==> flow/design.v <==
`timescale 1ns/1ns
module dma_ahb_fifo_sync_small
     #(parameter FDW =32,   
                 FAW =4,   
                 FULN=4)   
(
       input   wire           rst  
     , input   wire           clr  
     , input   wire           clk
     , output  wire           wr_rdy
     , input   wire           wr_vld
     , input   wire [FDW-1:0] wr_din
     , input   wire           rd_rdy
     , output  wire           rd_vld
     , output  wire [FDW-1:0] rd_dout
     , output  wire           full
     , output  wire           empty
     , output  wire           fullN   
     , output  wire           emptyN  
     , output  reg  [FAW:0]   rd_cnt  
     , output  wire [FAW:0]   wr_cnt  
);
   localparam FDT = 1<<FAW;
   reg  [FAW:0]   fifo_head;  
   reg  [FAW:0]   fifo_tail;  
   reg  [FAW:0]   next_tail;
   reg  [FAW:0]   next_head;
   wire [FAW-1:0] read_addr = (rd_vld&rd_rdy) ? next_head[FAW-1:0]
                                              : fifo_head[FAW-1:0];
   always @(posedge clk or posedge rst) begin
      if (rst) begin
          fifo_tail <= 0;
          next_tail <= 1;
      end else if (clr) begin
          fifo_tail <= 0;
          next_tail <= 1;
      end else begin
          if (!full && wr_vld) begin
              fifo_tail <= next_tail;
              next_tail <= next_tail + 1;
          end 
      end
   end
   always @(posedge clk or posedge rst) begin
      if (rst) begin
          fifo_head <= 0;
          next_head <= 1;
      end else if (clr) begin
          fifo_head <= 0;
          next_head <= 1;
      end else begin
          if (!empty && rd_rdy) begin
              fifo_head <= next_head;
              next_head <= next_head + 1;
          end
      end
   end
   assign  wr_cnt = FDT-rd_cnt;
   always @(posedge clk or posedge rst) begin
      if (rst) begin
         rd_cnt <= 0;
      end else if (clr) begin
         rd_cnt <= 0;
      end else begin
         if (wr_vld&&!full&&(!rd_rdy||(rd_rdy&&empty))) begin
             rd_cnt <= rd_cnt + 1;
         end else
         if (rd_rdy&&!empty&&(!wr_vld||(wr_vld&&full))) begin
             rd_cnt <= rd_cnt - 1;
         end
      end
   end
   assign rd_vld = ~empty;
   assign wr_rdy = ~full;
   assign empty  = (fifo_head == fifo_tail);
   assign full   = (rd_cnt>=FDT);
   assign fullN  = (rd_cnt>=(FDT-FULN));
   assign emptyN = (rd_cnt<=FULN);
   reg [FDW-1:0] Mem [0:FDT-1];
   assign rd_dout  = Mem[fifo_head[FAW-1:0]];
   always @(posedge clk) begin
       if (!full && wr_vld) begin
           Mem[fifo_tail[FAW-1:0]] <= wr_din;
       end
   end
endmodule
`timescale 1ns/1ns
module dma_ahb_csr #(parameter T_ADDR_WID=8)
(
       input   wire                   RESET_N
     , input   wire                   CLK
     , input   wire [T_ADDR_WID-1:0]  T_ADDR
     , input   wire                   T_WREN
     , input   wire                   T_RDEN
     , input   wire [31:0]            T_WDATA
     , output  reg  [31:0]            T_RDATA
     , output  wire                   IRQ
     , output  wire            DMA_EN
     , output  wire            DMA_GO
     , input   wire            DMA_BUSY
     , input   wire            DMA_DONE
     , output  wire  [31:0]    DMA_SRC
     , output  wire  [31:0]    DMA_DST
     , output  wire  [15:0]    DMA_BNUM  
     , output  wire  [ 4:0]    DMA_BURST  
);
   localparam CSRA_NAME0   = 8'h00,
              CSRA_NAME1   = 8'h04,
              CSRA_NAME2   = 8'h08,
              CSRA_NAME3   = 8'h0C,
              CSRA_COMP0   = 8'h10,
              CSRA_COMP1   = 8'h14,
              CSRA_COMP2   = 8'h18,
              CSRA_COMP3   = 8'h1C,
              CSRA_VERSION = 8'h20,
              CSRA_CONTROL = 8'h30,
              CSRA_NUM     = 8'h40,
              CSRA_SOURCE  = 8'h44,
              CSRA_DEST    = 8'h48;
   wire [31:0] csr_name0   = "DMA "; 
   wire [31:0] csr_name1   = "AHB "; 
   wire [31:0] csr_name2   = "    "; 
   wire [31:0] csr_name3   = "    "; 
   wire [31:0] csr_comp0   = "DYNA"; 
   wire [31:0] csr_comp1   = "LITH"; 
   wire [31:0] csr_comp2   = "    "; 
   wire [31:0] csr_comp3   = "    "; 
   wire [31:0] csr_version = 32'h20140429;
   reg         csr_ctl_en;  
   reg         csr_ctl_ip;  
   reg         csr_ctl_ie;  
   reg         csr_num_go;  
   reg  [ 4:0] csr_num_burst;  
   reg  [15:0] csr_num_byte;  
   reg  [31:0] csr_source;  
   reg  [31:0] csr_dest;  
   always @ (posedge CLK or negedge RESET_N) begin
   if (RESET_N==1'b0) begin
       T_RDATA <= 'h0;
   end else begin
      if (T_RDEN) begin
         case (T_ADDR) 
           CSRA_NAME0   : T_RDATA <= csr_name0  ;
           CSRA_NAME1   : T_RDATA <= csr_name1  ;
           CSRA_NAME2   : T_RDATA <= csr_name2  ;
           CSRA_NAME3   : T_RDATA <= csr_name3  ;
           CSRA_COMP0   : T_RDATA <= csr_comp0  ;
           CSRA_COMP1   : T_RDATA <= csr_comp1  ;
           CSRA_COMP2   : T_RDATA <= csr_comp2  ;
           CSRA_COMP3   : T_RDATA <= csr_comp3  ;
           CSRA_VERSION : T_RDATA <= csr_version;
           CSRA_CONTROL : T_RDATA <= {csr_ctl_en  
                                     ,29'h0       
                                     ,csr_ctl_ip  
                                     ,csr_ctl_ie  
                                     };
           CSRA_NUM     : T_RDATA <= {csr_num_go     
                                     ,DMA_BUSY       
                                     ,DMA_DONE       
                                     ,8'h0          
                                     ,csr_num_burst  
                                     ,csr_num_byte   
                                     };
           CSRA_SOURCE  : T_RDATA <= csr_source;
           CSRA_DEST    : T_RDATA <= csr_dest;
           default: begin
                    T_RDATA <=32'h0;
           end
         endcase
      end else T_RDATA <= 'h0;
   end  
   end  
   always @ (posedge CLK or negedge RESET_N) begin
   if (RESET_N==1'b0) begin
       csr_ctl_en    <= 1'b0;
       csr_num_burst <= 1'b1;
       csr_num_byte  <= 16'h0;
       csr_source    <= 32'h0;
       csr_dest      <= 32'h0;
   end else begin
      if (T_WREN) begin
         case (T_ADDR) 
           CSRA_CONTROL : csr_ctl_en  
                          <= T_WDATA[31];
           CSRA_NUM     : begin
                          csr_num_burst  
                          <= (T_WDATA[20:16]<4) ? 1
                           : (T_WDATA[20:16]<8) ? 4
                           : (T_WDATA[20:16]<16) ? 8
                           : 16;
                          csr_num_byte   
                          <= T_WDATA[15:0];
                          end
           CSRA_SOURCE  : csr_source <= T_WDATA;
           CSRA_DEST    : csr_dest <= T_WDATA;
         endcase
      end
   end  
   end  
   always @ (posedge CLK or negedge RESET_N) begin
   if (RESET_N==1'b0) begin
       csr_num_go <= 1'b0;  
   end else begin
       if (T_WREN&&(T_ADDR==CSRA_NUM)) begin
           csr_num_go  <= csr_ctl_en & T_WDATA[31];
       end else begin
           if (DMA_DONE) csr_num_go <= 1'b0;
       end
   end  
   end  
   always @ (posedge CLK or negedge RESET_N) begin
   if (RESET_N==1'b0) begin
       csr_ctl_ie <= 1'b0;  
       csr_ctl_ip <= 1'b0;  
   end else begin
       if (T_WREN&&(T_ADDR==CSRA_CONTROL)) begin
           csr_ctl_ie            <= T_WDATA[0];
           csr_ctl_ip            <= (T_WDATA[1]==1'b1) ? 1'b0 : csr_ctl_ip;
       end else begin
           if (csr_ctl_ie & DMA_GO & DMA_DONE)
               csr_ctl_ip <= 1'b1;
       end
   end  
   end  
   assign IRQ = csr_ctl_ip;
   assign DMA_EN = csr_ctl_en;
   assign DMA_GO = csr_ctl_en & csr_num_go;
   assign DMA_SRC = csr_source;
   assign DMA_DST = csr_dest;
   assign DMA_BNUM = csr_num_byte;
   assign DMA_BURST = csr_num_burst;
endmodule
`timescale  1ns/1ns
module dma_ahb_csr_ahb
(
       input   wire          HRESETn 
     , input   wire          HCLK
     , input   wire          HSEL
     , input   wire  [31:0]  HADDR
     , input   wire  [ 1:0]  HTRANS
     , input   wire          HWRITE
     , input   wire  [ 2:0]  HSIZE
     , input   wire  [ 2:0]  HBURST
     , input   wire  [31:0]  HWDATA
     , output  reg   [31:0]  HRDATA
     , output  wire  [ 1:0]  HRESP
     , input   wire          HREADYin
     , output  reg           HREADYout
     , output  wire          IRQ
     , output  wire          DMA_EN
     , output  wire          DMA_GO
     , input   wire          DMA_BUSY
     , input   wire          DMA_DONE
     , output  wire  [31:0]  DMA_SRC
     , output  wire  [31:0]  DMA_DST
     , output  wire  [15:0]  DMA_BNUM  
     , output  wire  [ 4:0]  DMA_BURST  
);
   assign HRESP = 2'b00;  
   localparam T_ADDR_WID = 8;
   reg  [T_ADDR_WID-1:0] T_ADDR;
   reg                   T_WREN;
   reg                   T_RDEN;
   reg  [31:0]           T_WDATA;  
   wire [31:0]           T_RDATA;  
   reg  [ 2:0]           T_SIZE;
   reg [2:0] state;
   localparam STH_IDLE   = 3'h0,
              STH_WRITE0 = 3'h1,
              STH_WRITE1 = 3'h2,
              STH_READ0  = 3'h3, 
              STH_READ1  = 3'h4;
   always @ (posedge HCLK or negedge HRESETn) begin
       if (HRESETn==0) begin
           HRDATA    <=  ~'h0;
           HREADYout <=  1'b1;
           T_ADDR    <=   'h0;
           T_WREN    <=  1'b0;
           T_RDEN    <=  1'b0;
           T_WDATA   <=  ~'h0;
           T_SIZE    <=  3'h0;
           state     <= STH_IDLE;
       end else begin  
           case (state)
           STH_IDLE: begin
                T_RDEN    <= 1'b0;
                T_WREN    <= 1'b0;
                if (HSEL && HREADYin) begin
                   case (HTRANS)
                   2'b00, 2'b01: begin  
                          HREADYout <= 1'b1;
                          T_RDEN    <= 1'b0;
                          T_WREN    <= 1'b0;
                          state     <= STH_IDLE;
                    end  
                   2'b10, 2'b11: begin  
                          HREADYout <= 1'b0;
                          T_ADDR    <= HADDR[T_ADDR_WID-1:0];
                          T_SIZE    <= HSIZE;
                          if (HWRITE) begin  
                              state  <= STH_WRITE0;
                          end else begin  
                              T_RDEN <= 1'b1;  
                              state  <= STH_READ0;
                          end
                    end  
                   endcase  
                end else begin 
                    T_WREN    <= 1'b0;
                    T_RDEN    <= 1'b0;
                    HREADYout <= 1'b1;
                end
                end  
           STH_WRITE0: begin
                     T_WREN    <= 1'b1;
                     T_WDATA   <= HWDATA;
                     HREADYout <= 1'b1;
                     state     <= STH_WRITE1;
                end  
           STH_WRITE1: begin
                     T_WREN    <= 1'b0;
                     T_WDATA   <= 32'b0;
                     HREADYout <= 1'b1;
                     state     <= STH_IDLE;
                end  
           STH_READ0: begin
                    T_RDEN    <= 1'b0;
                    state     <= STH_READ1;
                end  
           STH_READ1: begin
                    HREADYout <= 1'b1;
                    HRDATA    <= T_RDATA;
                    state     <= STH_IDLE;
                end  
           endcase  
       end  
   end  
   dma_ahb_csr #(.T_ADDR_WID(T_ADDR_WID))
   u_csr (
       .RESET_N   (HRESETn)
     , .CLK       (HCLK   )
     , .T_ADDR    (T_ADDR )
     , .T_WREN    (T_WREN )
     , .T_RDEN    (T_RDEN )
     , .T_WDATA   (T_WDATA)
     , .T_RDATA   (T_RDATA)
     , .IRQ       (IRQ    )
     , .DMA_EN    (DMA_EN   )
     , .DMA_GO    (DMA_GO   )
     , .DMA_BUSY  (DMA_BUSY )
     , .DMA_DONE  (DMA_DONE )
     , .DMA_SRC   (DMA_SRC  )
     , .DMA_DST   (DMA_DST  )
     , .DMA_BNUM  (DMA_BNUM ) 
     , .DMA_BURST (DMA_BURST) 
   );
endmodule
`timescale 1ns/1ns
module dma_ahb_master
(
       input   wire            HRESETn
     , input   wire            HCLK
     , output  reg             HBUSREQ
     , input   wire            HGRANT
     , output  reg   [31:0]    HADDR
     , output  reg   [ 1:0]    HTRANS
     , output  reg             HWRITE
     , output  reg   [ 2:0]    HSIZE
     , output  reg   [ 2:0]    HBURST
     , output  wire  [ 3:0]    HPROT
     , output  reg   [31:0]    HWDATA
     , input   wire  [31:0]    HRDATA
     , input   wire  [ 1:0]    HRESP
     , input   wire            HREADY
     , input   wire            DMA_EN
     , input   wire            DMA_GO
     , output  reg             DMA_BUSY
     , output  reg             DMA_DONE
     , input   wire  [31:0]    DMA_SRC
     , input   wire  [31:0]    DMA_DST
     , input   wire  [15:0]    DMA_BNUM  
     , input   wire  [ 4:0]    DMA_BURST  
);
   assign HPROT  = 4'b0011;
   reg [31:0] dma_rd_addr;
   reg [15:0] dma_rd_bnum;
   reg [ 4:0] dma_rd_burst;
   reg [31:0] dma_rd_data;
   reg [31:0] dma_wr_addr;
   reg [15:0] dma_wr_bnum;
   reg [ 4:0] dma_wr_burst;
   reg [31:0] dma_wr_data;
   reg        dma_wr_data_vld;
   reg [ 6:0] bnum;  
   reg         fifo_wr_vld;
   wire        fifo_wr_rdy;
   reg  [31:0] fifo_wr_dat;
   wire        fifo_rd_vld;
   reg         fifo_rd_rdy;
   wire [31:0] fifo_rd_dat;
   wire        fifo_empty ;
   wire        fifo_full  ;
   localparam ST_READY    = 'h0
            , ST_START    = 'h1
            , ST_RD_ARB_S = 'h2
            , ST_RD_S0    = 'h3
            , ST_RD_S1    = 'h4
            , ST_WR_ARB_S = 'h5
            , ST_WR_S0    = 'h6
            , ST_WR_S1    = 'h7
            , ST_RD_ARB_B = 'h8
            , ST_RD_B0    = 'h9
            , ST_RD_B1    = 'hA
            , ST_RD_B2    = 'hB
            , ST_WR_ARB_B = 'hC
            , ST_WR_B0    = 'hD
            , ST_CHECK    = 'hE
            , ST_DONE     = 'hF;
   reg [3:0] state;
   always @ (posedge HCLK or negedge HRESETn) begin
   if (HRESETn==1'b0) begin
       HBUSREQ         <=  1'b0;
       HADDR           <=~32'h0;
       HTRANS          <=  2'b0;
       HSIZE           <=  3'b0;
       HBURST          <=  3'b0;
       HWRITE          <=  1'b0;
       HWDATA          <=~32'h0;
       DMA_BUSY        <=  1'b0;
       DMA_DONE        <=  1'b0;
       dma_rd_addr     <=~32'h0;
       dma_rd_bnum     <= 16'h0;  
       dma_rd_burst    <=  5'h0;
       dma_rd_data     <=~32'h0;
       dma_wr_addr     <=~32'h0;
       dma_wr_bnum     <= 16'h0;  
       dma_wr_burst    <=  5'h0;
       dma_wr_data     <=~32'h0;
       dma_wr_data_vld <= 1'b0;
       bnum            <=  6'h0;  
       fifo_wr_vld     <=  1'b0;
       fifo_wr_dat     <= 32'h0;
       fifo_rd_rdy     <=  1'b0;
       state           <= ST_READY;
   end else if (DMA_EN==1'b0) begin
       HBUSREQ         <=  1'b0;
       HADDR           <=~32'h0;
       HTRANS          <=  2'b0;
       HSIZE           <=  3'b0;
       HBURST          <=  3'b0;
       HWRITE          <=  1'b0;
       HWDATA          <=~32'h0;
       DMA_BUSY        <=  1'b0;
       DMA_DONE        <=  1'b0;
       dma_rd_addr     <=~32'h0;
       dma_rd_bnum     <= 16'h0;  
       dma_rd_burst    <=  5'h0;
       dma_rd_data     <=~32'h0;
       dma_wr_addr     <=~32'h0;
       dma_wr_bnum     <= 16'h0;  
       dma_wr_burst    <=  5'h0;
       dma_wr_data     <=~32'h0;
       dma_wr_data_vld <= 1'b0;
       bnum            <=  6'h0;  
       fifo_wr_vld     <=  1'b0;
       fifo_wr_dat     <= 32'h0;
       fifo_rd_rdy     <=  1'b0;
       state           <= ST_READY;
   end else begin
   case (state)
   ST_READY: begin
      if ((DMA_GO==1'b1)&&(DMA_BNUM>0)&&(DMA_BURST>0)) begin
          DMA_BUSY     <= 1'b1;
          DMA_DONE     <= 1'b0;
          dma_rd_addr  <= DMA_SRC;
          dma_rd_bnum  <= DMA_BNUM;
          dma_rd_burst <=  5'h0;
          dma_wr_addr  <= DMA_DST;
          dma_wr_bnum  <= DMA_BNUM;
          dma_wr_burst <=  5'h0;
          bnum         <=  6'h0;
          HBUSREQ      <=  1'b1;  
          state        <= ST_START;
      end
      end  
   ST_START: begin
      HBUSREQ <= 1'b1;
      if ( (DMA_BURST==5'h1)||          
           (dma_rd_addr[1:0]!=2'b00)||  
           (dma_rd_bnum<4)||            
           (dma_rd_bnum<(DMA_BURST<<2))) begin
           bnum  <= (dma_rd_addr[1:0]!=2'b00) ? 1
                  : (dma_rd_bnum<4) ? 1
                  : 4;
           state <= ST_RD_ARB_S;
      end else begin
           bnum  <= 4;
           state <= ST_RD_ARB_B;
      end
      end  
   ST_RD_ARB_S: begin
      if (HGRANT&HREADY) begin
          HBUSREQ <= 1'b0;
          HADDR   <= dma_rd_addr;
          HSIZE   <= (bnum==1'b1) ? 3'b000 : 3'b010;  
          HTRANS  <= 2'b10;   
          HBURST  <= 3'b000;  
          state   <= ST_RD_S0;
      end
      end  
   ST_RD_S0: begin
      if (HREADY==1'b1) begin
          HTRANS  <= 2'b00;  
          state   <= ST_RD_S1;
      end
      end  
   ST_RD_S1: begin
      if (HREADY==1'b1) begin
          dma_rd_addr   <= dma_rd_addr + bnum;
          dma_rd_bnum   <= dma_rd_bnum - bnum;
          dma_rd_data   <= HRDATA;
          HBUSREQ       <= 1'b1;
          state         <= ST_WR_ARB_S;
      end
      end  
   ST_WR_ARB_S: begin
      if (HGRANT&HREADY) begin
          HBUSREQ  <= 1'b0;
          HADDR    <= dma_wr_addr;
          HWRITE   <= 1'b1;
          HSIZE   <= (bnum==1'b1) ? 3'b000 : 3'b010;  
          HTRANS   <= 2'b10;  
          HBURST   <= 3'b000;  
          state    <= ST_WR_S0;
      end
      end  
   ST_WR_S0: begin
      if (HREADY==1'b1) begin
          HTRANS      <= 2'b00;  
          HWRITE      <= 1'b0;
          HWDATA      <= dma_rd_data;
          dma_wr_addr <= dma_wr_addr + bnum;
          dma_wr_bnum <= dma_wr_bnum - bnum;
          state       <= ST_WR_S1;
      end
      end  
   ST_WR_S1: begin
      if (HREADY==1'b1) begin
          state       <= ST_CHECK;
      end
      end  
   ST_RD_ARB_B: begin
      if (HGRANT&HREADY) begin
          HADDR   <= dma_rd_addr;
          HSIZE   <= 3'b010;  
          HTRANS  <= 2'b10;   
          case (DMA_BURST)
           4: HBURST <= 3'b011;  
           8: HBURST <= 3'b101;  
          16: HBURST <= 3'b111;  
          default: HBURST <= 3'b001;  
          endcase
          dma_rd_addr  <= dma_rd_addr + bnum;
          dma_rd_burst <= dma_rd_burst + 1;
          state        <= ST_RD_B0;
      end
      end  
   ST_RD_B0: begin
      if (HREADY==1'b1) begin
          if (dma_rd_burst<DMA_BURST) begin
              HADDR        <= dma_rd_addr;
              HTRANS       <= 2'b11;   
              dma_rd_addr  <= dma_rd_addr + bnum;
              dma_rd_burst <= dma_rd_burst + 1;
          end else begin
              HBUSREQ     <= 1'b0;
              HTRANS      <= 2'b00;   
          end
          state <= ST_RD_B1;
      end
      end  
   ST_RD_B1: begin
      if (HREADY==1'b1) begin
          dma_rd_bnum <= dma_rd_bnum - bnum;
          fifo_wr_vld <= 1'b1;
          fifo_wr_dat <= HRDATA;
          if (dma_rd_burst<DMA_BURST) begin
              HADDR        <= dma_rd_addr;
              HTRANS       <= 2'b11;   
              dma_rd_addr  <= dma_rd_addr + bnum;
              dma_rd_burst <= dma_rd_burst + 1;
          end else begin
              HTRANS      <= 2'b00;   
          end
          if (dma_rd_burst==(DMA_BURST-2)) begin
              HBUSREQ     <= 1'b0;
          end
          if (dma_rd_burst==DMA_BURST) begin
              state   <= ST_RD_B2;
          end
      end else begin
          fifo_wr_vld <= 1'b0;
      end
      end  
   ST_RD_B2: begin
      if (HREADY==1'b1) begin
          dma_rd_bnum <= dma_rd_bnum - bnum;
          fifo_wr_vld <= 1'b1;
          fifo_wr_dat <= HRDATA;
          HBUSREQ <= 1'b1;
          state   <= ST_WR_ARB_B;
      end else begin
          fifo_wr_vld <= 1'b0;
      end
      end  
   ST_WR_ARB_B: begin
      fifo_wr_vld <= 1'b0;
      if (HGRANT&HREADY) begin
          HADDR   <= dma_wr_addr;
          HWRITE  <= 1'b1;
          HSIZE   <= 3'b010;  
          HTRANS  <= 2'b10;   
          case (DMA_BURST)
           4: HBURST <= 3'b011;  
           8: HBURST <= 3'b101;  
          16: HBURST <= 3'b111;  
          default: HBURST <= 3'b001;  
          endcase
          dma_wr_addr  <= dma_wr_addr + bnum;
          dma_wr_burst <= dma_wr_burst + 1;
          fifo_rd_rdy  <= 1'b1;
          state        <= ST_WR_B0;
      end
      end  
   ST_WR_B0: begin
      if (HREADY==1'b1) begin
          HWDATA          <= (dma_wr_data_vld) ? dma_wr_data : fifo_rd_dat;
          dma_wr_data_vld <= 1'b0;
          fifo_rd_rdy     <= 1'b1;
          dma_wr_bnum     <= dma_wr_bnum - bnum;
          if (dma_wr_burst<DMA_BURST) begin
              HADDR        <= dma_wr_addr;
              HTRANS       <= 2'b11;   
              dma_wr_addr  <= dma_wr_addr + bnum;
              dma_wr_burst <= dma_wr_burst + 1;
          end else begin
              HWRITE  <= 1'b0;
              HTRANS  <= 2'b00;   
          end
          if (dma_wr_burst==(DMA_BURST-2)) begin
              HBUSREQ <= 1'b0;
          end 
          if (dma_wr_burst==DMA_BURST) begin
              fifo_rd_rdy <= 1'b0;
              state       <= ST_CHECK;
          end
      end else begin
          fifo_rd_rdy     <= 1'b0;
          dma_wr_data_vld <= 1'b1;
          dma_wr_data     <= (dma_wr_data_vld) ? dma_wr_data : fifo_rd_dat;
      end
      end  
   ST_CHECK: begin
      fifo_rd_rdy <= 1'b0;
      if (HREADY==1'b0) begin
      end else if (dma_rd_bnum>0) begin
         HBUSREQ      <= 1'b1;
         dma_rd_burst <= 5'h0;
         dma_wr_burst <= 5'h0;
         state        <= ST_START;
      end else begin
         DMA_BUSY <= 1'b0;
         DMA_DONE <= 1'b1;
         state    <= ST_DONE;
      end
      end  
   ST_DONE: begin
      if (DMA_GO==1'b0) begin
         DMA_DONE <= 1'b0;
         state    <= ST_READY;
      end
      end  
   endcase
   end  
   end  
   dma_ahb_fifo_sync_small
   u_fifo (
       .rst     (~HRESETn   ) 
     , .clr     (1'b0       ) 
     , .clk     (HCLK       )
     , .wr_rdy  (fifo_wr_rdy)
     , .wr_vld  (fifo_wr_vld)
     , .wr_din  (fifo_wr_dat)
     , .rd_rdy  (fifo_rd_rdy)
     , .rd_vld  (fifo_rd_vld)
     , .rd_dout (fifo_rd_dat)
     , .full    (fifo_full  )
     , .empty   (fifo_empty )
     , .fullN   () 
     , .emptyN  () 
     , .rd_cnt  () 
     , .wr_cnt  () 
   );
endmodule
`timescale 1ns/1ns
module dma_ahb_simple
(
       input   wire          HRESETn
     , input   wire          HCLK
     , input   wire          S_HSEL
     , input   wire  [31:0]  S_HADDR
     , input   wire  [ 1:0]  S_HTRANS
     , input   wire          S_HWRITE
     , input   wire  [ 2:0]  S_HSIZE
     , input   wire  [ 2:0]  S_HBURST
     , input   wire  [31:0]  S_HWDATA
     , output  wire  [31:0]  S_HRDATA
     , output  wire  [ 1:0]  S_HRESP
     , input   wire          S_HREADYin
     , output  wire          S_HREADYout
     , output  wire          IRQ
     , output  wire          M_HBUSREQ
     , input   wire          M_HGRANT
     , output  wire  [31:0]  M_HADDR
     , output  wire  [ 1:0]  M_HTRANS
     , output  wire          M_HWRITE
     , output  wire  [ 2:0]  M_HSIZE
     , output  wire  [ 2:0]  M_HBURST
     , output  wire  [ 3:0]  M_HPROT
     , output  wire  [31:0]  M_HWDATA
     , input   wire  [31:0]  M_HRDATA
     , input   wire  [ 1:0]  M_HRESP
     , input   wire          M_HREADY
);
   wire            DMA_EN   ;  
   wire            DMA_GO   ;
   wire            DMA_BUSY ;
   wire            DMA_DONE ;
   wire  [31:0]    DMA_SRC  ;  
   wire  [31:0]    DMA_DST  ;  
   wire  [15:0]    DMA_BNUM ;  
   wire  [ 4:0]    DMA_BURST;  
   dma_ahb_csr_ahb
   u_csr (
       .HRESETn   (HRESETn    )
     , .HCLK      (HCLK       )
     , .HSEL      (S_HSEL     )
     , .HADDR     (S_HADDR    )
     , .HTRANS    (S_HTRANS   )
     , .HWRITE    (S_HWRITE   )
     , .HSIZE     (S_HSIZE    )
     , .HBURST    (S_HBURST   )
     , .HWDATA    (S_HWDATA   )
     , .HRDATA    (S_HRDATA   )
     , .HRESP     (S_HRESP    )
     , .HREADYin  (S_HREADYin )
     , .HREADYout (S_HREADYout)
     , .IRQ       (IRQ        )
     , .DMA_EN    (DMA_EN     )
     , .DMA_GO    (DMA_GO     )
     , .DMA_BUSY  (DMA_BUSY   )
     , .DMA_DONE  (DMA_DONE   )
     , .DMA_SRC   (DMA_SRC    )
     , .DMA_DST   (DMA_DST    )
     , .DMA_BNUM  (DMA_BNUM   )
     , .DMA_BURST (DMA_BURST  )
   );
   dma_ahb_master
   u_master (
       .HRESETn   (HRESETn    )
     , .HCLK      (HCLK       )
     , .HBUSREQ   (M_HBUSREQ  )
     , .HGRANT    (M_HGRANT   )
     , .HADDR     (M_HADDR    )
     , .HTRANS    (M_HTRANS   )
     , .HWRITE    (M_HWRITE   )
     , .HSIZE     (M_HSIZE    )
     , .HBURST    (M_HBURST   )
     , .HPROT     (M_HPROT    )
     , .HWDATA    (M_HWDATA   )
     , .HRDATA    (M_HRDATA   )
     , .HRESP     (M_HRESP    )
     , .HREADY    (M_HREADY   )
     , .DMA_EN    (DMA_EN     )
     , .DMA_GO    (DMA_GO     )
     , .DMA_BUSY  (DMA_BUSY   )
     , .DMA_DONE  (DMA_DONE   )
     , .DMA_SRC   (DMA_SRC    )
     , .DMA_DST   (DMA_DST    )
     , .DMA_BNUM  (DMA_BNUM   )
     , .DMA_BURST (DMA_BURST  )
   );
endmodule
==> flow/run.sh <==
#!/bin/bash
# the make line also repeats each setting of config.mk as NAME=value (left out here)
make -C /OpenROAD-flow-scripts/flow DESIGN_CONFIG=/design/flow/config.mk WORK_HOME=/design/flow/orfs CLKGATE_MAP_FILE= finish
==> flow/config.mk <==
export PLATFORM = sky130hd
export DESIGN_NAME = dma_ahb_simple
export DESIGN_NICKNAME = dma_ahb_simple
export VERILOG_FILES = /design/flow/design.v
export SDC_FILE = /design/flow/constraint.sdc
export NUM_CORES = 4
export LEC_CHECK = 0
export ABC_AREA = 1
export CAP_MARGIN = 0
export CELL_PAD_IN_SITES_GLOBAL_PLACEMENT = 2
export CORE_ASPECT_RATIO = 1.2
export CORE_MARGIN = 6
export CORE_UTILIZATION = 48
export CTS_CLUSTER_DIAMETER = 42
export CTS_CLUSTER_SIZE = 48
export GPL_ROUTABILITY_DRIVEN = 1
export GPL_TIMING_DRIVEN = 1
export HOLD_SLACK_MARGIN = 0.29
export MAX_ROUTING_LAYER = met4
export PLACE_DENSITY_LB_ADDON = 0.0
export SETUP_SLACK_MARGIN = 0.68
export SLEW_MARGIN = 5
==> flow/constraint.sdc <==
create_clock -name core_clock -period 3.21 [get_ports {HCLK}]
set_input_delay 0.6420 -clock core_clock [delete_from_list [all_inputs] [get_ports {HCLK}]]
set_output_delay 0.6420 -clock core_clock [all_outputs]
set_load 0.01 [all_outputs]
==> results of run 1 <==
==> per-stage QoR <==
step	hold WS [ns]	cells	setup slack (ns)	total power, W
floorplan	0.346	5381	0.673	0.0146
global placement	0.353	6700	0.308	0.0151
detailed placement	0.369	6700	0.301	0.0151
CTS	0.392	6957	0.619	0.0314
global route	0.400	6963	0.612	0.0321
finish	0.399	6964	0.731	0.0312
==> layer usage <==
layer  track usage  up-vias
met1         0.347    17600
met3        0.0376      278
met4         0.113        0
met2         0.474     1065
li1              -    17800
met5             -        -
==> layout make-up <==
cell class	instances	area [µm²]
Fill cell	8621	41100
Sequential cell	1018	28400
Tap cell	1270	1590
Antenna cell	1	2.50
Multi-Input combinational cell	3392	15400
Timing Repair Buffer	315	3160
Clock buffer	161	3780
Clock inverter	95	1170
Inverter	712	2700
==> repair_timing <==
action / in CTS / in global routing
hold buffers: 1 / 0
pin swaps: 0 / 4
endpoints found under the hold margin: 57 / 0
resized: 26 / 25
endpoints found under the setup margin: 61 / 144
setup buffers: 0 / 6
==> summary.rpt, run 1 <==
FLOORPLAN
----------------------------------------------------------------------------------------
Fp util                                                                            0.487
# IOs                                                                                227
Core box area                                                                  97300 µm²
Die area                                                                      106000 µm²
Num rows                                                                             125
Horizontal die dimension                                                          299 µm
Floorplan die height                                                              356 µm

DRT
----------------------------------------------------------------------------------------
Post-DR wirelength/cell                                                          21.2 µm
Number of remaining DRC errors                                                         0
Met2 WL                                                                          73.6 mm
Post-route met1 wirelength                                                       60.2 mm
Detail Route Antenna Nets                                                              0
First-iteration detailed-routing DRC count                                          2859
Via/cell ratio                                                                      5.27
Wirelength, routed                                                                147 mm
Number of iterations in the first detailed-routing pass                                5
Length of routed met3 wiring                                                     7.27 mm
Top sig layer                                                                       met4
Total number of vias                                                               36700

SYNTH
----------------------------------------------------------------------------------------
Most frequent cell after synthesis                                               nand2_1
Synth Area in Compound Gates                                                      0.0748
Gate count after technology mapping                                                 5375
Mux cell area share after synthesis                                             0.000713
Area share of fa/ha/maj cells after synthesis                                    0.00835
Top_reg_cell synth                                                              edfxtp_1
Area reported by Yosys stat                                                    47400 µm²
Yosys stat cell total                                                               5375
EDFF count, synth                                                                    512
Post-synthesis cell type count                                                        52
Synth top cells by count                                                    nand2_1, inv_1, nand3_1
Syn Std Cell Area                                                              47400 µm²
Sequential element share of the synthesized area                                   0.599
Avg Cell Area, Syn                                                              8.81 µm²
Post-synthesis simple-gate area fraction                                           0.229
Post-synth regs                                                                     1018
Top area contributor share                                                         0.325
Main combinational cell family by area after synthesis                      simple AND/OR/NAND/NOR gates
XOR-XNOR Cells, Area Fraction                                                    0.00721
Area leader, netlist                                                            edfxtp_1
Share of async-settable or async-resettable flops after synthesis                  0.497
Top cells, area                                                             edfxtp_1, dfstp_2, nand2_1, dfrtp_1, nand3_1
Yosys warning total                                                                    4

TIMING
----------------------------------------------------------------------------------------
Post-route clock period utilization                                                0.772
Final max-slew violation count                                                         0
F_max                                                                            403 MHz
Final-report setup violation count                                                     0
Fin Setup TNS                                                                       0 ns
Worst Skew                                                                     0.0361 ns
Minimum period implied by the final worst setup slack                            2.48 ns
Unrepaired setup endpoints after global routing                                     true
Remaining max-slew budget at the tightest pin                                      0.265
Slew @ Worst Pin                                                                 1.10 ns
Final hold violation count                                                             0

HOLD PATH
----------------------------------------------------------------------------------------
Worst hold path class                                                       flop to flop
Critical hold path startpoint                                               u_csr.state[4]
Worst hold stages                                                                      0
Hold Path Sink                                                              u_csr.state[1]

PLACE
----------------------------------------------------------------------------------------
Cell Area, Placed                                                              51100 µm²
Number of buffers inserted by port buffering                                         185
Routability Congestion                                                             0.912
Total half-perimeter wirelength after legalization and detailed placement        95.9 mm

CTS
----------------------------------------------------------------------------------------
Root buf cell                                                                  clkbuf_16
TritonCTS clock tree                                                               built
Num Clock Sinks                                                                     1018
CTS buffer count                                                                     139
Clock-pin transition on the worst setup and hold timing paths                    0.06 ns
Worst skew pair latency                                                          0.74 ns
CTS Buffer Depth                                                                       3
Maximum level of the CTS H-tree                                                        4

PWR
----------------------------------------------------------------------------------------
Power drawn by the combinational cells                                        0.000936 W
Clock group share of total power                                                   0.522
Internal power                                                                  0.0243 W
Total leakage power                                                              26.6 nW
Power group with the largest share                                          the clock network
Peak VDD IR                                                                     0.479 mV
Clk. pwr                                                                        0.0163 W
Flip-flop and latch power                                                       0.0140 W
Fraction of power spent switching nets                                             0.220
Power share of the combinational group                                             0.030
Power density over cell area                                                  555 nW/µm²
Reg power frac                                                                     0.448
Switching power                                                                0.00687 W

FINISH
----------------------------------------------------------------------------------------
Layout Cell Area excl Fill                                                     56200 µm²
# nets final                                                                        5722
P&R area growth vs syn                                                             18.7%
Utilization after layout                                                           0.578

SETUP PATH
----------------------------------------------------------------------------------------
Minimum setup slack among reg-to-reg paths                                       0.81 ns
Setup crit start kind                                                               flop
Crit Reg-Reg Startpoint                                                     u_master.u_fifo.fifo_head[1]
Cell with the biggest individual delay on the critical path                 clkdlybuf4s50_1
CP top delay family                                                         buffers and inverters
R2R Path End                                                                u_master.HWDATA[5]
Critical path launch point                                                  u_master.HWDATA[26]
Number of cells traversed by the worst register-to-register path                      10
Critical path, cell by cell                                                 clkdlybuf4s50_1
Critical path endpoint category                                             primary output
Timing endpoint of the critical path                                        M_HWDATA[26]
Worst EP required                                                                2.57 ns
Data arrival at the endpoint of the critical path                                1.84 ns
Category of the most critical setup path                                    flop to primary output
Buf+Inv Stages, Crit Path                                                              1
Maximum fanout count along the critical path                                           2
Cell depth of the worst setup path                                                     1
Biggest cell delay along the critical path                                       0.56 ns

GLOBAL ROUTING
----------------------------------------------------------------------------------------
Largest net degree at the start of global routing                                    159
Vias in the first global route                                                     36100
Gr ovfl total                                                                          0
First-pass GRT wire length                                                        224 mm
Antenna violations before repair                                                       0
Combined global-route utilization of all metal layers                              0.281

STATUS
----------------------------------------------------------------------------------------
Result of the run                                       no timing/DRC/antenna violations

RUN
----------------------------------------------------------------------------------------
Max capacitance violation total                                                        0
Number of warnings in the stage logs                                                  74

==> inputs of run 2 (changes only) <==
ABC_AREA = unset   (was 1)
CAP_MARGIN = 20   (was 0)
CELL_PAD_IN_SITES_GLOBAL_PLACEMENT = 3   (was 2)
CORE_ASPECT_RATIO = unset   (was 1.2)
CORE_MARGIN = 2   (was 6)
CORE_UTILIZATION = 21   (was 48)
CTS_CLUSTER_DIAMETER = unset   (was 42)
CTS_CLUSTER_SIZE = 62   (was 48)
GPL_ROUTABILITY_DRIVEN = unset   (was 1)
GPL_TIMING_DRIVEN = 0   (was 1)
HOLD_SLACK_MARGIN = -0.05   (was 0.29)
MAX_ROUTING_LAYER = met5   (was met4)
MIN_ROUTING_LAYER = met1   (was unset)
PLACE_DENSITY_LB_ADDON = 0.3   (was 0.0)
SETUP_SLACK_MARGIN = -0.12   (was 0.68)
SLEW_MARGIN = 0   (was 5)
TNS_END_PERCENT = 30   (was unset)
clock period = 3.31 ns   (was 3.21 ns; I/O delays follow)
==> summary.rpt, run 2 <==
PWR
----------------------------------------------------------------------------------------
Internal power                                                                  0.0213 W
Flip-flop and latch power                                                       0.0132 W
Power density over cell area                                                  501 nW/µm²
Power group with the largest share                                          the clock network
Reg power frac                                                                     0.488
Clk. pwr                                                                        0.0136 W
Power share of the combinational group                                             0.012
Overall Power                                                                   0.0271 W
Clock group share of total power                                                   0.500
Switching power                                                                0.00580 W
Total leakage power                                                              17.4 nW
Power drawn by the combinational cells                                        0.000317 W
Fraction of power spent switching nets                                             0.214
Peak VDD IR                                                                     0.422 mV

SYNTH
----------------------------------------------------------------------------------------
Post-synth regs                                                                     1018
Synth top cells by count                                                    edfxtp_1, dfstp_2, dfrtp_1
Gate count after technology mapping                                                 3161
XOR-XNOR Cells, Area Fraction                                                    0.00564
Area leader, netlist                                                            edfxtp_1
Post-synthesis cell type count                                                        85
Mux cell area share after synthesis                                                0.125
Area share of fa/ha/maj cells after synthesis                                    0.00909
EDFF count, synth                                                                    512
Top cells, area                                                             edfxtp_1, dfstp_2, dfrtp_1, mux4_2, mux2i_1
Post-synthesis simple-gate area fraction                                          0.0764
Main combinational cell family by area after synthesis                      multiplexers
Avg Cell Area, Syn                                                              13.8 µm²
Most frequent cell after synthesis                                              edfxtp_1
Yosys stat cell total                                                               3161
Share of async-settable or async-resettable flops after synthesis                  0.497
Top area contributor share                                                         0.353
Syn Std Cell Area                                                              43500 µm²
Area reported by Yosys stat                                                    43500 µm²
Yosys warning total                                                                    4
Sequential element share of the synthesized area                                   0.652
Top_reg_cell synth                                                              edfxtp_1
Synth Area in Compound Gates                                                       0.108

FLOORPLAN
----------------------------------------------------------------------------------------
Horizontal die dimension                                                          459 µm
# IOs                                                                                227
Die area                                                                      211000 µm²
Num rows                                                                             167
Core box area                                                                 206000 µm²
Floorplan die height                                                              459 µm
Fp util                                                                            0.211

SETUP PATH
----------------------------------------------------------------------------------------
Worst EP required                                                                3.99 ns
Crit Reg-Reg Startpoint                                                     u_master.dma_wr_data_vld
Data arrival at the endpoint of the critical path                                4.08 ns
R2R Path End                                                                u_master.HWDATA[14]
Minimum setup slack among reg-to-reg paths                                      -0.09 ns
CP most frequent cell                                                           clkbuf_1
Timing endpoint of the critical path                                        u_master.HWDATA[14]
Cell depth of the worst setup path                                                     7
Critical path, cell by cell                                                 clkbuf_1 > nand2_1 > clkbuf_1 > nor2_1 > nor3_1 > mux2i_1 > o21ai_0
Cell with the biggest individual delay on the critical path                     clkbuf_1
Critical path endpoint category                                                     flop
Category of the most critical setup path                                    flop to flop
Biggest cell delay along the critical path                                       0.78 ns
Maximum fanout count along the critical path                                          10
Number of cells traversed by the worst register-to-register path                       7
Critical path launch point                                                  u_master.dma_wr_data_vld
Setup crit start kind                                                               flop
CP top delay family                                                         simple AND/OR/NAND/NOR gates
Buf+Inv Stages, Crit Path                                                              2

DRT
----------------------------------------------------------------------------------------
Via/cell ratio                                                                      4.51
Number of remaining DRC errors                                                         0
Post-DR wirelength/cell                                                          26.4 µm
Detail Route Antenna Nets                                                              0
Number of iterations in the first detailed-routing pass                                7
First-iteration detailed-routing DRC count                                          2229
Total number of vias                                                               28500
Wirelength, routed                                                                167 mm

CTS
----------------------------------------------------------------------------------------
Root buf cell                                                                  clkbuf_16
Worst skew pair latency                                                          0.77 ns
TritonCTS clock tree                                                               built
Clock-pin transition on the worst setup and hold timing paths                    0.06 ns
Num Clock Sinks                                                                     1018
CTS buffer count                                                                     113
Maximum level of the CTS H-tree                                                        3
CTS Buffer Depth                                                                       3

TIMING
----------------------------------------------------------------------------------------
Remaining max-slew budget at the tightest pin                                      0.203
Fin Setup TNS                                                                  -0.129 ns
Final max-slew violation count                                                         0
Worst Skew                                                                     0.0650 ns
Slew @ Worst Pin                                                                 1.20 ns
Final hold slack                                                                0.372 ns
Minimum period implied by the final worst setup slack                            3.40 ns
Setup slack after layout                                                      -0.0936 ns
Final-report setup violation count                                                     3
Post-route clock period utilization                                                 1.03
F_max                                                                            294 MHz
Unrepaired setup endpoints after global routing                                     true
Final hold violation count                                                             0

FINISH
----------------------------------------------------------------------------------------
Final standard cell count with taps included and fillers excluded                   6326
# nets final                                                                        3664
P&R area growth vs syn                                                             24.3%

GLOBAL ROUTING
----------------------------------------------------------------------------------------
First-pass GRT wire length                                                        236 mm
Antenna violations before repair                                                       5
Combined global-route utilization of all metal layers                              0.156
Gr ovfl total                                                                          0
Vias in the first global route                                                     29700
Largest net degree at the start of global routing                                     96

HOLD PATH
----------------------------------------------------------------------------------------
Worst hold stages                                                                      0
Hold Path Sink                                                              u_csr.state[2]
Worst hold path class                                                       flop to flop
Critical hold path startpoint                                               u_csr.state[3]

STATUS
----------------------------------------------------------------------------------------
Result of the run                                                           finished with violations
Layout Check Failures                                                       negative setup slack

PLACE
----------------------------------------------------------------------------------------
Number of buffers inserted by port buffering                                         184
Number of placed instances, taps included                                           6107
Total half-perimeter wirelength after legalization and detailed placement         123 mm
Routability Congestion                                                             0.779

RUN
----------------------------------------------------------------------------------------
Max capacitance violation total                                                        0
Number of warnings in the stage logs                                                  65

-- run 2: per-layer routing --
metal  global-route usage  routed length [µm]  vias up
li1                     -                   -    12800
met1                0.204               72900    14900
met2                0.272               83500      651
met3               0.0205                5920      169
met4               0.0426                4500        0
met5                    0                   0        -
-- run 2: cell type report --
cell class	instances	area, µm²
Tap cell	2704	3380
Sequential cell	1018	28400
Inverter	30	113
Multi-Input combinational cell	1899	14400
Clock buffer	148	3100
Buffer	216	995
Timing Repair Buffer	242	2880
Clock inverter	66	897
Fill cell	21300	152000
Antenna cell	3	7.51
-- run 2: per-stage QoR --
stage | area (µm²) | setup WS (ns) | utilization
finish | 54100 | -0.0936 | 0.262
global route | 54100 | -0.208 | 0.262
CTS | 54000 | -0.258 | 0.262
detailed placement | 49900 | -1.84 | 0.242
global placement | 48800 | -24.36 | 0.236
floorplan | 43600 | -0.289 | -
-- run 2: timing repair --
action / in CTS / in global routing
pin swaps: 2 / 0
hold buffers: 1 / 0
gates resized: 49 / 42
setup endpoints to repair: 201 / 120
hold endpoints to repair: 17 / 0
setup buffers: 3 / 0
==> inputs of run 3 (changes only) <==
ABC_AREA = 1   (was unset)
CAP_MARGIN = 5   (was 20)
CELL_PAD_IN_SITES_GLOBAL_PLACEMENT = 0   (was 3)
CORE_UTILIZATION = 70   (was 21)
CTS_CLUSTER_DIAMETER = 358   (was unset)
CTS_CLUSTER_SIZE = 38   (was 62)
GPL_ROUTABILITY_DRIVEN = 1   (was unset)
GPL_TIMING_DRIVEN = 1   (was 0)
HOLD_SLACK_MARGIN = -0.08   (was -0.05)
MAX_ROUTING_LAYER = unset   (was met5)
MIN_ROUTING_LAYER = unset   (was met1)
PLACE_DENSITY_LB_ADDON = unset   (was 0.3)
SETUP_SLACK_MARGIN = -0.11   (was -0.12)
SLEW_MARGIN = 20   (was 0)
TNS_END_PERCENT = unset   (was 30)
clock period = 1.87 ns   (was 3.31 ns; I/O delays follow)
==> summary.rpt, run 3 <==
FLOORPLAN
----------------------------------------------------------------------------------------
Num rows                                                                              95
Die area                                                                       69700 µm²
Fp util                                                                            0.706
# IOs                                                                                227
Core box area                                                                  67000 µm²
Horizontal die dimension                                                          264 µm
Floorplan die height                                                              264 µm

SYNTH
----------------------------------------------------------------------------------------
Syn Std Cell Area                                                              47400 µm²
Mux cell area share after synthesis                                             0.000713
Most frequent cell after synthesis                                               nand2_1
Area leader, netlist                                                            edfxtp_1
Gate count after technology mapping                                                 5375
Synth top cells by count                                                    nand2_1, inv_1, nand3_1
Top area contributor share                                                         0.325
Share of async-settable or async-resettable flops after synthesis                  0.497
XOR-XNOR Cells, Area Fraction                                                    0.00721
Yosys stat cell total                                                               5375
Top_reg_cell synth                                                              edfxtp_1
EDFF count, synth                                                                    512
Sequential element share of the synthesized area                                   0.599
Yosys warning total                                                                    4
Post-synth regs                                                                     1018
Main combinational cell family by area after synthesis                      simple AND/OR/NAND/NOR gates
Area reported by Yosys stat                                                    47400 µm²
Avg Cell Area, Syn                                                              8.81 µm²
Area share of fa/ha/maj cells after synthesis                                    0.00835
Synth Area in Compound Gates                                                      0.0748
Post-synthesis cell type count                                                        52
Top cells, area                                                             edfxtp_1, dfstp_2, nand2_1, dfrtp_1, nand3_1
Post-synthesis simple-gate area fraction                                           0.229

PLACE
----------------------------------------------------------------------------------------
Number of buffers inserted by port buffering                                         185
Cell Area, Placed                                                              53200 µm²
Total half-perimeter wirelength after legalization and detailed placement        95.1 mm
Worst slack at placement                                                       -0.489 ns
Routability Congestion                                                             0.985

CTS
----------------------------------------------------------------------------------------
Root buf cell                                                                  clkbuf_16
Maximum level of the CTS H-tree                                                        1
Num Clock Sinks                                                                     1018
CTS Buffer Depth                                                                       3
CTS buffer count                                                                      30

STATUS
----------------------------------------------------------------------------------------
Terminating stage of the flow                                                    5_1_grt
Result of the run                                                           aborted with a tool error

## run 3: timing repair
action / 4_1_cts
pin swaps: 97
setup endpoints to repair: 340
hold buffers: 1
gates resized: 464
buffers inserted: 42
endpoints found under the hold margin: 99
gates cloned: 42
## run 3: stage by stage
step | instances | hold slack (ns) | util | power, W
4_1_cts | 6725 | 0.148 | 0.845 | 0.0354
3_5_place_dp | 6586 | 0.288 | 0.794 | 0.0262
3_3_place_gp | 6586 | 0.286 | 0.794 | 0.0261
2_1_floorplan | 5381 | 0.0784 | - | 0.0251
==> inputs of run 4 (changes only) <==
ABC_AREA = unset   (was 1)
CAP_MARGIN = 20   (was 5)
CELL_PAD_IN_SITES_GLOBAL_PLACEMENT = unset   (was 0)
CORE_UTILIZATION = 72   (was 70)
CTS_CLUSTER_DIAMETER = unset   (was 358)
CTS_CLUSTER_SIZE = unset   (was 38)
GPL_ROUTABILITY_DRIVEN = unset   (was 1)
GPL_TIMING_DRIVEN = unset   (was 1)
HOLD_SLACK_MARGIN = unset   (was -0.08)
SETUP_SLACK_MARGIN = -0.18   (was -0.11)
clock period = 2.12 ns   (was 1.87 ns; I/O delays follow)
==> summary.rpt, run 4 <==
STATUS
----------------------------------------------------------------------------------------
Result of the run                                                           aborted with a tool error
Terminating stage of the flow                                                    5_1_grt
First error line in the log                                                 [ERROR GRT-0116] Global routing finished with congestion. Check the congestion regions in the DRC Viewer.

SYNTH
----------------------------------------------------------------------------------------
Top_reg_cell synth                                                              edfxtp_1
Area reported by Yosys stat                                                    43500 µm²
XOR-XNOR Cells, Area Fraction                                                    0.00564
Avg Cell Area, Syn                                                              13.8 µm²
Syn Std Cell Area                                                              43500 µm²
Area leader, netlist                                                            edfxtp_1
Mux cell area share after synthesis                                                0.125
Area share of fa/ha/maj cells after synthesis                                    0.00909
Post-synthesis cell type count                                                        85
Post-synth regs                                                                     1018
Share of async-settable or async-resettable flops after synthesis                  0.497
Sequential element share of the synthesized area                                   0.652
Top area contributor share                                                         0.353
Yosys warning total                                                                    4
Post-synthesis simple-gate area fraction                                          0.0764
Synth top cells by count                                                    edfxtp_1, dfstp_2, dfrtp_1
Most frequent cell after synthesis                                              edfxtp_1
EDFF count, synth                                                                    512
Top cells, area                                                             edfxtp_1, dfstp_2, dfrtp_1, mux4_2, mux2i_1
Yosys stat cell total                                                               3161
Main combinational cell family by area after synthesis                      multiplexers
Gate count after technology mapping                                                 3161
Synth Area in Compound Gates                                                       0.108

CTS
----------------------------------------------------------------------------------------
CTS Buffer Depth                                                                       3
Num Clock Sinks                                                                     1018
Root buf cell                                                                  clkbuf_16
CTS buffer count                                                                      99
Maximum level of the CTS H-tree                                                        3

GLOBAL ROUTING
----------------------------------------------------------------------------------------
Gr ovfl total                                                                        460
Combined global-route utilization of all metal layers                              0.832

FLOORPLAN
----------------------------------------------------------------------------------------
Fp util                                                                            0.725
# IOs                                                                                227
Core box area                                                                  60000 µm²
Floorplan die height                                                              250 µm
Horizontal die dimension                                                          250 µm
Die area                                                                       62400 µm²
Num rows                                                                              90

PLACE
----------------------------------------------------------------------------------------
Number of placed instances, taps included                                           4350
Worst slack at placement                                                       -0.548 ns
Number of buffers inserted by port buffering                                         185
Routability Congestion                                                             0.955
Total half-perimeter wirelength after legalization and detailed placement        96.2 mm

[run 4: repair_timing]
| item | in CTS |
|---|---|
| hold endpoints to repair | 23 |
| buffers inserted | 60 |
| gates cloned | 13 |
| setup endpoints to repair | 230 |
| resized | 335 |
| hold buffers | 1 |
| pin swaps | 81 |
[run 4: stage by stage]
stage	setup TNS, ns	hold slack [ns]	power, W	instance area, µm²
4_1_cts	-74.13	0.281	0.0402	55500
3_3_place_gp	-53.58	0.359	0.0215	50000
2_1_floorplan	-228.47	0.128	0.0211	43900
3_5_place_dp	-69.63	0.369	0.0215	50000
[run 4: per-layer routing]
| metal | GRT overflow | track usage |
|---|---|---|
| met1 | 9 | 0.845 |
| met2 | 250 | 0.961 |
| met3 | 12 | 0.712 |
| met4 | 185 | 0.816 |
| met5 | 4 | 0.386 |
==> inputs of run 5 (changes only) <==
ABC_AREA = 1   (was unset)
CAP_MARGIN = 40   (was 20)
CELL_PAD_IN_SITES_GLOBAL_PLACEMENT = 0   (was unset)
CORE_ASPECT_RATIO = 0.85   (was unset)
CORE_UTILIZATION = 71   (was 72)
CTS_CLUSTER_DIAMETER = 355   (was unset)
GPL_ROUTABILITY_DRIVEN = 1   (was unset)
GPL_TIMING_DRIVEN = 1   (was unset)
PLACE_DENSITY = 0.38   (was unset)
SETUP_SLACK_MARGIN = 0.7   (was -0.18)
clock period = 2.44 ns   (was 2.12 ns; I/O delays follow)
==> summary.rpt, run 5 <==
SYNTH
----------------------------------------------------------------------------------------
Synth top cells by count                                                    nand2_1, inv_1, nand3_1
Yosys stat cell total                                                               5375
Post-synth regs                                                                     1018
Yosys warning total                                                                    4
Syn Std Cell Area                                                              47400 µm²
Post-synthesis cell type count                                                        52
Area share of fa/ha/maj cells after synthesis                                    0.00835
Synth Area in Compound Gates                                                      0.0748
Area reported by Yosys stat                                                    47400 µm²
EDFF count, synth                                                                    512
Top area contributor share                                                         0.325
Top cells, area                                                             edfxtp_1, dfstp_2, nand2_1, dfrtp_1, nand3_1
Share of async-settable or async-resettable flops after synthesis                  0.497
Gate count after technology mapping                                                 5375
Area leader, netlist                                                            edfxtp_1
Main combinational cell family by area after synthesis                      simple AND/OR/NAND/NOR gates
Most frequent cell after synthesis                                               nand2_1
Post-synthesis simple-gate area fraction                                           0.229
Sequential element share of the synthesized area                                   0.599
Avg Cell Area, Syn                                                              8.81 µm²
Top_reg_cell synth                                                              edfxtp_1
XOR-XNOR Cells, Area Fraction                                                    0.00721
Mux cell area share after synthesis                                             0.000713

STATUS
----------------------------------------------------------------------------------------
Result of the run                                                           aborted with a tool error
Terminating stage of the flow                                                    5_1_grt
First error line in the log                                                 [ERROR GRT-0232] Routing congestion too high. Check the congestion heatmap in the GUI.

FLOORPLAN
----------------------------------------------------------------------------------------
Num rows                                                                              87
Fp util                                                                            0.715
Horizontal die dimension                                                          284 µm
Core box area                                                                  66200 µm²
Die area                                                                       68800 µm²
Floorplan die height                                                              242 µm
# IOs                                                                                227

GLOBAL ROUTING
----------------------------------------------------------------------------------------
Gr ovfl total                                                                         79
Combined global-route utilization of all metal layers                              0.795

PLACE
----------------------------------------------------------------------------------------
Total half-perimeter wirelength after legalization and detailed placement        89.9 mm
Number of placed instances, taps included                                           6373
Routability Congestion                                                             0.991
Number of buffers inserted by port buffering                                         185
Worst slack at placement                                                     -0.00301 ns

CTS
----------------------------------------------------------------------------------------
Num Clock Sinks                                                                     1018
Root buf cell                                                                  clkbuf_16
CTS Buffer Depth                                                                       3
CTS buffer count                                                                      96
Maximum level of the CTS H-tree                                                        3

==> run 5: metal layers <==
layer | global-route usage | GRT overflow
met5 | 0.347 | 0
met3 | 0.669 | 1
met1 | 0.807 | 1
met2 | 0.940 | 43
met4 | 0.762 | 34
==> run 5: per-stage QoR <==
step | utilization | TNS [ns] | area, µm²
after detailed placement | 0.775 | -0.00393 | 51300
after global placement | 0.775 | 0 | 51300
after CTS | 0.913 | 0 | 60400
after floorplan | - | 0 | 47600
==> run 5: timing repair <==
| action | CTS |
|---|---|
| hold buffers | 1 |
| setup endpoints to repair | 904 |
| buffers inserted | 157 |
| cloned | 65 |
| endpoints found under the hold margin | 12 |
| gates resized | 1323 |
| pin swaps | 253 |
==> inputs of run 6 (changes only) <==
CAP_MARGIN = 25   (was 40)
CELL_PAD_IN_SITES_DETAIL_PLACEMENT = 2   (was unset)
CORE_ASPECT_RATIO = 0.97   (was 0.85)
CORE_UTILIZATION = 40   (was 71)
CTS_CLUSTER_DIAMETER = 366   (was 355)
GPL_TIMING_DRIVEN = unset   (was 1)
MAX_ROUTING_LAYER = met4   (was unset)
MIN_ROUTING_LAYER = met2   (was unset)
PLACE_DENSITY = unset   (was 0.38)
SETUP_SLACK_MARGIN = 0.36   (was 0.7)
clock period = 4.5 ns   (was 2.44 ns; I/O delays follow)
==> summary.rpt, run 6 <==
STATUS
----------------------------------------------------------------------------------------
Result of the run                                                           aborted with a tool error
Terminating stage of the flow                                                    5_1_grt
First error line in the log                                                 [ERROR GRT-0232] Routing congestion too high. Check the congestion heatmap in the GUI.

SYNTH
----------------------------------------------------------------------------------------
Top_reg_cell synth                                                              edfxtp_1
Main combinational cell family by area after synthesis                      simple AND/OR/NAND/NOR gates
Synth top cells by count                                                    nand2_1, inv_1, nand3_1
Post-synthesis simple-gate area fraction                                           0.229
Mux cell area share after synthesis                                             0.000713
Post-synth regs                                                                     1018
Post-synthesis cell type count                                                        52
Gate count after technology mapping                                                 5375
Avg Cell Area, Syn                                                              8.81 µm²
Yosys warning total                                                                    4
Area share of fa/ha/maj cells after synthesis                                    0.00835
Share of async-settable or async-resettable flops after synthesis                  0.497
XOR-XNOR Cells, Area Fraction                                                    0.00721
EDFF count, synth                                                                    512
Area leader, netlist                                                            edfxtp_1
Top area contributor share                                                         0.325
Syn Std Cell Area                                                              47400 µm²
Most frequent cell after synthesis                                               nand2_1
Sequential element share of the synthesized area                                   0.599
Yosys stat cell total                                                               5375
Area reported by Yosys stat                                                    47400 µm²
Synth Area in Compound Gates                                                      0.0748
Top cells, area                                                             edfxtp_1, dfstp_2, nand2_1, dfrtp_1, nand3_1

FLOORPLAN
----------------------------------------------------------------------------------------
Horizontal die dimension                                                          353 µm
Die area                                                                      121000 µm²
Num rows                                                                             124
Floorplan die height                                                              343 µm
# IOs                                                                                227
Fp util                                                                            0.403
Core box area                                                                 118000 µm²

CTS
----------------------------------------------------------------------------------------
CTS Buffer Depth                                                                       3
Resized cells post-CTS                                                                 0
Maximum level of the CTS H-tree                                                        3
Root buf cell                                                                  clkbuf_16
Number of post-CTS setup repair buffers                                                0
Num Clock Sinks                                                                     1018
CTS buffer count                                                                     113
Hold bufs inserted after CTS                                                           0

GLOBAL ROUTING
----------------------------------------------------------------------------------------
Gr ovfl total                                                                        210
Combined global-route utilization of all metal layers                              0.728

PLACE
----------------------------------------------------------------------------------------
Worst slack at placement                                                        0.668 ns
Total half-perimeter wirelength after legalization and detailed placement         141 mm
Number of buffers inserted by port buffering                                         185
Routability Congestion                                                             0.983

run 6: through the flow:
stage	power (W)	instances	instance area, µm²
after global placement	0.0108	6973	51100
after CTS	0.0210	7190	54900
after floorplan	0.0104	5381	47400
after detailed placement	0.0109	6976	51100
run 6: per-layer routing:
layer,GRT overflow,global-route usage
met5,-,-
met4,28,0.564
met3,157,0.766
met2,25,0.775
met1,-,-
==> inputs of run 7 (changes only) <==
ABC_AREA = unset   (was 1)
CAP_MARGIN = 20   (was 25)
CELL_PAD_IN_SITES_DETAIL_PLACEMENT = unset   (was 2)
CELL_PAD_IN_SITES_GLOBAL_PLACEMENT = unset   (was 0)
CORE_ASPECT_RATIO = unset   (was 0.97)
CORE_UTILIZATION = 71   (was 40)
CTS_CLUSTER_DIAMETER = unset   (was 366)
CTS_CLUSTER_SIZE = 14   (was unset)
GPL_ROUTABILITY_DRIVEN = unset   (was 1)
MAX_ROUTING_LAYER = unset   (was met4)
MIN_ROUTING_LAYER = unset   (was met2)
SETUP_SLACK_MARGIN = 0.82   (was 0.36)
clock period = 2.85 ns   (was 4.5 ns; I/O delays follow)
==> summary.rpt, run 7 <==
STATUS
----------------------------------------------------------------------------------------
Result of the run                                                           aborted with a tool error
Terminating stage of the flow                                                    5_1_grt
First error line in the log                                                 [ERROR GRT-0232] Routing congestion too high. Check the congestion heatmap in the GUI.

SYNTH
----------------------------------------------------------------------------------------
Area share of fa/ha/maj cells after synthesis                                    0.00909
Sequential element share of the synthesized area                                   0.652
Top area contributor share                                                         0.353
Most frequent cell after synthesis                                              edfxtp_1
EDFF count, synth                                                                    512
Yosys warning total                                                                    4
Post-synthesis simple-gate area fraction                                          0.0764
Post-synth regs                                                                     1018
Main combinational cell family by area after synthesis                      multiplexers
Top cells, area                                                             edfxtp_1, dfstp_2, dfrtp_1, mux4_2, mux2i_1
Area reported by Yosys stat                                                    43500 µm²
Avg Cell Area, Syn                                                              13.8 µm²
Mux cell area share after synthesis                                                0.125
Yosys stat cell total                                                               3161
Synth top cells by count                                                    edfxtp_1, dfstp_2, dfrtp_1
Syn Std Cell Area                                                              43500 µm²
Share of async-settable or async-resettable flops after synthesis                  0.497
Post-synthesis cell type count                                                        85
Top_reg_cell synth                                                              edfxtp_1
XOR-XNOR Cells, Area Fraction                                                    0.00564
Synth Area in Compound Gates                                                       0.108
Area leader, netlist                                                            edfxtp_1
Gate count after technology mapping                                                 3161

FLOORPLAN
----------------------------------------------------------------------------------------
Floorplan die height                                                              252 µm
Fp util                                                                            0.720
# IOs                                                                                227
Horizontal die dimension                                                          252 µm
Die area                                                                       63300 µm²
Core box area                                                                  60500 µm²
Num rows                                                                              90

CTS
----------------------------------------------------------------------------------------
CTS buffer count                                                                      99
CTS Buffer Depth                                                                       3
Root buf cell                                                                  clkbuf_16
Hold bufs inserted after CTS                                                           0
Maximum level of the CTS H-tree                                                        3
Num Clock Sinks                                                                     1018

PLACE
----------------------------------------------------------------------------------------
Routability Congestion                                                             0.972
Cell Area, Placed                                                              47800 µm²
Total half-perimeter wirelength after legalization and detailed placement        77.9 mm
Number of buffers inserted by port buffering                                         185

GLOBAL ROUTING
----------------------------------------------------------------------------------------
Gr ovfl total                                                                         12
Combined global-route utilization of all metal layers                              0.749

==> run 7: metrics by stage <==
stage,total power (W),worst slack [ns],std cells
4_1_cts,0.0293,0.338,4418
3_5_place_dp,0.0160,0.0994,4084
3_3_place_gp,0.0160,0.129,4084
2_1_floorplan,0.0157,0.277,3167
==> run 7: repair_timing <==
action	CTS
gates cloned	34
setup buffers	112
gates resized	751
setup endpoints to repair	475
pin swaps	99
==> run 7: metal layers <==
layer  track usage  overflow
met4         0.730         5
met3         0.592         1
met1         0.764         0
met2         0.917         6
met5         0.199         0
==> inputs of run 8 (changes only) <==
ABC_AREA = 1   (was unset)
CAP_MARGIN = 40   (was 20)
CELL_PAD_IN_SITES_GLOBAL_PLACEMENT = 0   (was unset)
CORE_ASPECT_RATIO = 0.89   (was unset)
CORE_UTILIZATION = 72   (was 71)
CTS_CLUSTER_DIAMETER = 355   (was unset)
CTS_CLUSTER_SIZE = unset   (was 14)
GPL_ROUTABILITY_DRIVEN = 1   (was unset)
GPL_TIMING_DRIVEN = 1   (was unset)
PLACE_DENSITY = 0.42   (was unset)
SETUP_SLACK_MARGIN = unset   (was 0.82)
clock period = 2.44 ns   (was 2.85 ns; I/O delays follow)
==> summary.rpt, run 8 <==
SETUP PATH
----------------------------------------------------------------------------------------
Cell with the biggest individual delay on the critical path                      dfrtp_4
Minimum setup slack among reg-to-reg paths                                       0.09 ns
Buf+Inv Stages, Crit Path                                                              2
R2R Path End                                                                u_master.HWDATA[5]
Category of the most critical setup path                                    flop to flop
Crit Reg-Reg Startpoint                                                     u_master.u_fifo.fifo_head[1]
Critical path endpoint category                                                     flop
Timing endpoint of the critical path                                        u_master.HWDATA[5]
Critical path, cell by cell                                                 inv_4 > buf_12 > nand2_1 > nand3_1 > nand2_1 > nand2_1 > nand3_1 > nand2_1 > nand2_1 > a21oi_1
CP top delay family                                                         simple AND/OR/NAND/NOR gates
Biggest cell delay along the critical path                                       0.52 ns
Maximum fanout count along the critical path                                         129
Worst EP required                                                                3.03 ns
CP most frequent cell                                                            nand2_1
Setup crit start kind                                                               flop
Data arrival at the endpoint of the critical path                                2.94 ns
Critical path launch point                                                  u_master.u_fifo.fifo_head[1]
Number of cells traversed by the worst register-to-register path                      10

PWR
----------------------------------------------------------------------------------------
Fraction of power spent switching nets                                             0.221
Reg power frac                                                                     0.521
Peak VDD IR                                                                     0.635 mV
Total leakage power                                                              26.0 nW
Power density over cell area                                                  647 nW/µm²
Overall Power                                                                   0.0352 W
Switching power                                                                0.00777 W
Clock group share of total power                                                   0.443
Power drawn by the combinational cells                                         0.00125 W
Power group with the largest share                                          sequential cells
Clk. pwr                                                                        0.0156 W
Flip-flop and latch power                                                       0.0184 W
Power share of the combinational group                                             0.035

FLOORPLAN
----------------------------------------------------------------------------------------
# IOs                                                                                227
Die area                                                                       67800 µm²
Floorplan die height                                                              246 µm
Horizontal die dimension                                                          276 µm
Core box area                                                                  65000 µm²
Fp util                                                                            0.729
Num rows                                                                              88

SYNTH
----------------------------------------------------------------------------------------
EDFF count, synth                                                                    512
Area share of fa/ha/maj cells after synthesis                                    0.00835
Synth Area in Compound Gates                                                      0.0748
Synth top cells by count                                                    nand2_1, inv_1, nand3_1
Area leader, netlist                                                            edfxtp_1
Mux cell area share after synthesis                                             0.000713
Top area contributor share                                                         0.325
Most frequent cell after synthesis                                               nand2_1
Gate count after technology mapping                                                 5375
Syn Std Cell Area                                                              47400 µm²
Top cells, area                                                             edfxtp_1, dfstp_2, nand2_1, dfrtp_1, nand3_1
Sequential element share of the synthesized area                                   0.599
Main combinational cell family by area after synthesis                      simple AND/OR/NAND/NOR gates
Share of async-settable or async-resettable flops after synthesis                  0.497
Avg Cell Area, Syn                                                              8.81 µm²
Area reported by Yosys stat                                                    47400 µm²
Post-synthesis simple-gate area fraction                                           0.229
Post-synthesis cell type count                                                        52
XOR-XNOR Cells, Area Fraction                                                    0.00721
Yosys warning total                                                                    4
Top_reg_cell synth                                                              edfxtp_1

GLOBAL ROUTING
----------------------------------------------------------------------------------------
Largest net degree at the start of global routing                                    130
GR Layer Usage met2                                                                0.603
Antenna violations before repair                                                       5
Met3 track utilization from global routing                                        0.0977
First-pass GRT wire length                                                        210 mm
Met1 capacity usage during global routing                                          0.595
Busiest grt layer                                                                   met2
Vias in the first global route                                                     37900
Gr ovfl total                                                                          0

TIMING
----------------------------------------------------------------------------------------
Post-route clock period utilization                                                0.964
Final max-slew violation count                                                         0
Final-report setup violation count                                                     0
Unrepaired setup endpoints after global routing                                     true
Worst Skew                                                                     0.0357 ns
Remaining max-slew budget at the tightest pin                                      0.397
Slew @ Worst Pin                                                                0.904 ns
F_max                                                                            425 MHz

STATUS
----------------------------------------------------------------------------------------
Result of the run                                       no timing/DRC/antenna violations

CTS
----------------------------------------------------------------------------------------
Clock-pin transition on the worst setup and hold timing paths                    0.06 ns
CTS buffer count                                                                      98
Num Clock Sinks                                                                     1018
Worst skew pair latency                                                          0.68 ns
CTS Buffer Depth                                                                       3
Maximum level of the CTS H-tree                                                        3
Root buf cell                                                                  clkbuf_16
Number of post-CTS setup repair buffers                                                0

RUN
----------------------------------------------------------------------------------------
Number of warnings in the stage logs                                                  69

DRT
----------------------------------------------------------------------------------------
Number of remaining DRC errors                                                         0
Wirelength, routed                                                                138 mm
Total number of vias                                                               39700
Via/cell ratio                                                                      6.10
First-iteration detailed-routing DRC count                                          5926
Number of iterations in the first detailed-routing pass                               22

FINISH
----------------------------------------------------------------------------------------
P&R area growth vs syn                                                             14.9%
# nets final                                                                        5715
Final standard cell count with taps included and fillers excluded                   6512
Footprint of the multi-input gates                                             15400 µm²
Flip-flop and latch area                                                       28400 µm²
Filler cell count                                                                   3678

PLACE
----------------------------------------------------------------------------------------
Total half-perimeter wirelength after legalization and detailed placement        88.0 mm
Number of placed instances, taps included                                           6324

HOLD PATH
----------------------------------------------------------------------------------------
Worst hold path class                                                       primary input to async pin

==> run 8: final cells by class <==
class                   instances  share of cell area
diodes                          1           0.0000460
inverters                     712              0.0495
clock buffers                 134              0.0513
repair buffers                349              0.0655
well taps                     855              0.0197
multi-input cells            3392               0.283
clock inverters                51             0.00989
flip-flops and latches       1018               0.521
==> run 8: metal layers <==
layer / vias to the layer above / share of wire
met3: 372 / 0.14
met4: 6 / 0.037
met1: 18800 / 0.39
met5: - / 0.00027
met2: 2889 / 0.44
li1: 17700 / -
==> run 8: through the flow <==
step                TNS, ns  hold slack [ns]  worst slack [ns]  area, µm²   util
finish                    0            0.345            0.0890      54400  0.838
global route        -0.0123            0.357           -0.0123      54400  0.838
CTS                       0            0.327            0.0181      54300  0.836
detailed placement    -6.01            0.363            -0.181      51000  0.785
global placement      -2.70            0.350           -0.0828      51000  0.784
floorplan            -41.39            0.192           -0.0967      47400      -
==> run 8: repair_timing <==
| action | in CTS | in global routing |
|---|---|---|
| setup endpoints to repair | 0 | 57 |
| hold endpoints to repair | 18 | 0 |
| hold buffers | 1 | 0 |
| resized | 0 | 18 |
Power and IR drop assume default switching activity.
